run 1:
## comp_mult_top
module comp_mult_top #(
parameter NO_MULT   = 4     ,  
parameter APB_BADDR = 0     ,  
parameter SYS_AW    = 16    ,  
parameter REG_DW    = 16       
)(
input                    clk         ,  
input                    rst_n       ,  
input      [ SYS_AW-1:0] apb_paddr   ,  
input                    apb_psel    ,  
input                    apb_penable ,  
input                    apb_pwrite  ,  
input      [REG_DW -1:0] apb_pwdata  ,  
output                   apb_pready  ,  
output reg [REG_DW -1:0] apb_prdata  ,  
output reg               apb_pslverr ,  
output reg               mem_ce      ,  
output reg               mem_we      ,  
output reg [SYS_AW -1:0] mem_addr    ,  
output reg [     8 -1:0] mem_wr_data ,  
input      [     8 -1:0] mem_rd_data    
);
For scale: roughly 2,500 cells after synthesis, about 180 flip-flops, roughly 21,000 sq um of cells after synthesis.
Settings: LEC_CHECK=0, CAP_MARGIN=20, CORE_MARGIN=2, CORE_UTILIZATION=72, CTS_CLUSTER_SIZE=51, PLACE_DENSITY_LB_ADDON=0.0, SETUP_SLACK_MARGIN=2.13, SLEW_MARGIN=20, TNS_END_PERCENT=5; clock period 7.54 ns.
run.sh (not shown) runs the stock make flow with config.mk's settings and CLKGATE_MAP_FILE=.
Run 1: all stages done; final checks FAILED (setup timing).
Changes in run 2 relative to run 1:
- CTS_CLUSTER_SIZE no longer set, was 51
- PLACE_DENSITY_LB_ADDON now 0.25, was 0.0
- CTS_CLUSTER_DIAMETER now 206, previously not set
- SETUP_SLACK_MARGIN now 1.72, was 2.13
- ABC_AREA now 1, previously not set
- the clock period (ns, I/O delays scaled along) now 5.85, was 7.54
Results
Of run 1 and run 2, not a single run came through the flow clean. Run 2 did not finish: a tool error stopped it during global routing. Re simple-gate area share of the yosys netlist: run 1 and run 2 aren't equal, and the lower value belongs to run 1. Standard cell area after detailed placement went up by more than 10% going from run 1 to run 2. Number of setup buffers added after CTS | run 2 above run 1. Comparing run 1 and run 2, the higher cell area after technology mapping is on run 2. Run 2 against run 1: number of cells produced by synthesis went up 35%; average instance area after synthesis went down 1.7 sq um. Summary of run 2 over run 1: sequential share of the synthesized area shrank by 1.7 points, worst setup slack before clock tree synthesis shrank by 780 ps, initial core utilization grew by 0.53 points.
Edits applied to the flow inputs when going from run 2 to run 3:
- a deleted SETUP_SLACK_MARGIN that had been 1.72
- a deleted CTS_CLUSTER_DIAMETER that had been 206
- a deleted ABC_AREA that had been 1
- a deleted TNS_END_PERCENT that had been 5
- a deleted PLACE_DENSITY_LB_ADDON that had been 0.25
- a change of CORE_UTILIZATION from 72 to 52
- a change of the clock period (ns, I/O delays scaled along) from 5.85 to 5.52
Results
Run 2 and run 3: no clean run. In run 3 the implementation ran to completion but is not tape-out ready, as the final checks report setup timing. Flow for run 2 halted at global routing, error code GRT-0232. Diff run 2 -> run 3 | area fraction in full adders, half adders and majority gates | increase of 2.1 points. For net count after synthesis, dividing the value from run 2 by the value from run 3 gives 1.3. In run 3 relative to run 2, yosys stat chip area had gone down by a little under 10%. Diff run 2 -> run 3 | average footprint of a synthesized cell | up by more than 10%. Taking run 2 as the reference point, the multiplexer share of the synthesized area of run 3 rises by 2.8 points. When run 3 is measured against run 2, its post-synthesis compound-gate area fraction turns out 4.3 points higher. Side by side, number of library cell types mapped by synthesis turned out higher in run 3 than in run 2. Synthesized cell area ended up about 8% lower on run 3 than on run 2. Sequential area share after synthesis: lower on run 2. When run 3 is set beside run 2, its initial cell density of the core turns out to be 21 points smaller.
What run 4 does differently from run 3 at the input level:
- CORE_UTILIZATION now 40, was 52
- the clock period (ns, I/O delays scaled along) now 10.0, was 5.52
==> comparison <==
- Run 4 vs. run 3: worst setup slack went up, leakage power lower.
- Looking only at global-route usage, and setting everything else aside, the higher value of run 4 and run 3 goes to run 3.
- Lower cell area goes to run 4 over run 3.
- Cmp run 4 vs run 3: fraction of power consumed by sequential logic higher in run 4
- NOTE: height of the die in run 4 exceeds that of run 3
- In the floorplan summary, run 4 is listed with a die area greater than that of run 3.
- Number of buffers outside the clock class in the layout sits lower in run 4 than in run 3.
- Run 4 ran to completion and came out clean on the timing, DRC and antenna checks.
- Relative to run 3, global-route wire length before repair decreased by 6.0% in run 4.
- Compared with run 3, power in run 4 decreased by more than half.
Input changes introduced in run 5 (baseline for comparison: run 4):
- CORE_UTILIZATION changed from 40 to 71
- SETUP_SLACK_MARGIN newly set to 1.55
- PLACE_DENSITY_LB_ADDON newly set to 0.27
- CTS_CLUSTER_DIAMETER newly set to 28
### Flow results
- Run 5 vs. run 4: final critical-path setup slack now sits higher, wire length after detailed routing now sits higher, count of cells resized by post-cts repair now sits higher, minimum clock period now sits lower, overall chip area now sits lower.
- A launch point of the worst path of mem_rd_data[6] is what run 5 shows, while mem_rd_data[2] belongs to run 4.
- Measured against run 4, the fmax of run 5 comes out at 1.12 times the reference value.
- Higher post-layout total power was reported by run 5, not run 4.
- Comparing run 5 and run 4, the higher via count is on run 5.

Starting RTL as in the previous note.
clock: 7.58 ns
lec_check: 0
cap_margin: 20
core_margin: 2
core_utilization: 66
hold_slack_margin: 0.28
setup_slack_margin: -0.49
slew_margin: 20
The starting point completed, yet does not pass: negative setup slack.
Edit:
CAP_MARGIN = 40   (was 20)
CTS_CLUSTER_DIAMETER = 29   (was unset)
HOLD_SLACK_MARGIN = unset   (was 0.28)
SETUP_SLACK_MARGIN = 1.24   (was -0.49)
clock period = 8.58 ns   (was 7.58 ns; I/O delays follow)
Effect: Now the flow finished clean. Power shrinks by 17%. Worst setup slack improves by 1.0 ns. Synthesized area stays the same.
Edit:
CAP_MARGIN = 20   (was 40)
CTS_CLUSTER_DIAMETER = 36   (was 29)
SETUP_SLACK_MARGIN = -0.73   (was 1.24)
clock period = 7.3 ns   (was 8.58 ns; I/O delays follow)
Outcome: The new run ran to the end with violations: negative setup slack; global-route usage came out higher by 0.11 points; synthesized area is unchanged; total power came out higher by about a fifth; combinational power came out higher by a quarter to a third; hold slack gains 0.0088 ns.
Edit:
CAP_MARGIN = 0   (was 20)
CTS_CLUSTER_DIAMETER = 29   (was 36)
SETUP_SLACK_MARGIN = 1.24   (was -0.73)
clock period = 9.03 ns   (was 7.3 ns; I/O delays follow)
Result: Now the flow ran to the end with no violations; register-to-register slack gets better by 1.6 ns; cell area went down by about 2.6%; wire length falls by 1.1%; hold slack got worse by 0.015 ns; non-clock buffer count decreases by 121.

comp_mult_top again, from the RTL that the note above started with.
==> flow/config.mk <==
export PLATFORM = sky130hd
export DESIGN_NAME = comp_mult_top
export DESIGN_NICKNAME = comp_mult_top
export VERILOG_FILES = /design/flow/design.v
export SDC_FILE = /design/flow/constraint.sdc
export NUM_CORES = 4
export LEC_CHECK = 0
export ABC_AREA = 0
export CAP_MARGIN = 25
export CORE_MARGIN = 8
export CORE_UTILIZATION = 41
export CTS_CLUSTER_SIZE = 40
export GPL_ROUTABILITY_DRIVEN = 0
export GPL_TIMING_DRIVEN = 1
export HOLD_SLACK_MARGIN = 0.19
export PLACE_DENSITY = 0.59
export SETUP_SLACK_MARGIN = 0.67
export SLEW_MARGIN = 20
==> flow/constraint.sdc <==
create_clock -name core_clock -period 9.98 [get_ports {clk}]
set_input_delay 1.9960 -clock core_clock [delete_from_list [all_inputs] [get_ports {clk}]]
set_output_delay 1.9960 -clock core_clock [all_outputs]
set_load 0.01 [all_outputs]
The baseline completed without violations.
==> next run, changes <==
CAP_MARGIN = 30   (was 25)
CELL_PAD_IN_SITES_DETAIL_PLACEMENT = 1   (was not set)
CORE_MARGIN = 7   (was 8)
CORE_UTILIZATION = 56   (was 41)
CTS_CLUSTER_DIAMETER = 279   (was not set)
CTS_CLUSTER_SIZE = 95   (was 40)
GPL_ROUTABILITY_DRIVEN = 1   (was 0)
HOLD_SLACK_MARGIN = 0.1   (was 0.19)
MAX_ROUTING_LAYER = met5   (was not set)
PLACE_DENSITY = not set   (was 0.59)
PLACE_DENSITY_LB_ADDON = 0.17   (was not set)
SETUP_SLACK_MARGIN = not set   (was 0.67)
SLEW_MARGIN = 40   (was 20)
What happened:
- global-route usage went up by 13 points
- via count went up by 8.2%
- routed wire length went up by 26%
- final area went down by 1.3%
- maximum frequency went down by 5.6%
- sequential cell count does not change
- die size went down by 27%
- critical path depth is unchanged
- area after synthesis does not change
- worst setup slack loses 0.54 ns
- register-to-register slack loses 0.88 ns

comp_mult_top again, from the RTL that the note above started with.
// comp_mult_top
module comp_mult_top #(
parameter NO_MULT   = 4     ,  
parameter APB_BADDR = 0     ,  
parameter SYS_AW    = 16    ,  
parameter REG_DW    = 16       
)(
input                    clk         ,  
input                    rst_n       ,  
input      [ SYS_AW-1:0] apb_paddr   ,  
input                    apb_psel    ,  
input                    apb_penable ,  
input                    apb_pwrite  ,  
input      [REG_DW -1:0] apb_pwdata  ,  
output                   apb_pready  ,  
output reg [REG_DW -1:0] apb_prdata  ,  
output reg               apb_pslverr ,  
output reg               mem_ce      ,  
output reg               mem_we      ,  
output reg [SYS_AW -1:0] mem_addr    ,  
output reg [     8 -1:0] mem_wr_data ,  
input      [     8 -1:0] mem_rd_data    
);
localparam DWIDTH = 8 ;
localparam IDLE   = 2'b00;  
localparam RD_OPS = 2'b01;  
localparam WORK   = 2'b10;  
localparam WR_RES = 2'b11;  
reg  [       REG_DW -1:0] op1_addr      ;  
reg  [       REG_DW -1:0] op2_addr      ;  
reg  [       REG_DW -1:0] res_addr      ;  
  ...
export LEC_CHECK = 0
export CAP_MARGIN = 20
export CORE_ASPECT_RATIO = 1.54
export CORE_MARGIN = 2
export CORE_UTILIZATION = 60
export GPL_ROUTABILITY_DRIVEN = 0
export GPL_TIMING_DRIVEN = 0
export PLACE_DENSITY = 0.84
export SETUP_SLACK_MARGIN = 2.55
export SLEW_MARGIN = 30
export TNS_END_PERCENT = 70
create_clock -name core_clock -period 13.3 [get_ports {clk}]
The first run produced a clean layout.
Then changed:
CORE_ASPECT_RATIO = default   (was 1.54)
CORE_UTILIZATION = 33   (was 60)
GPL_ROUTABILITY_DRIVEN = default   (was 0)
GPL_TIMING_DRIVEN = default   (was 0)
PLACE_DENSITY = default   (was 0.84)
SETUP_SLACK_MARGIN = default   (was 2.55)
SLEW_MARGIN = 20   (was 30)
TNS_END_PERCENT = default   (was 70)
clock period = 9.39 ns   (was 13.3 ns; I/O delays follow)
The new run completed with no timing, DRC or antenna violations.
Clock-buffer cell count does not change.
Worst setup slack is worse by 2.4 ns.
Utilization falls by 30 points.
Critical path depth rises by 2.
Area after synthesis is unchanged.
Final cell count rises by 12%.
Sequential power rises by 42%.
Power is estimated from default activity; no workload was simulated.
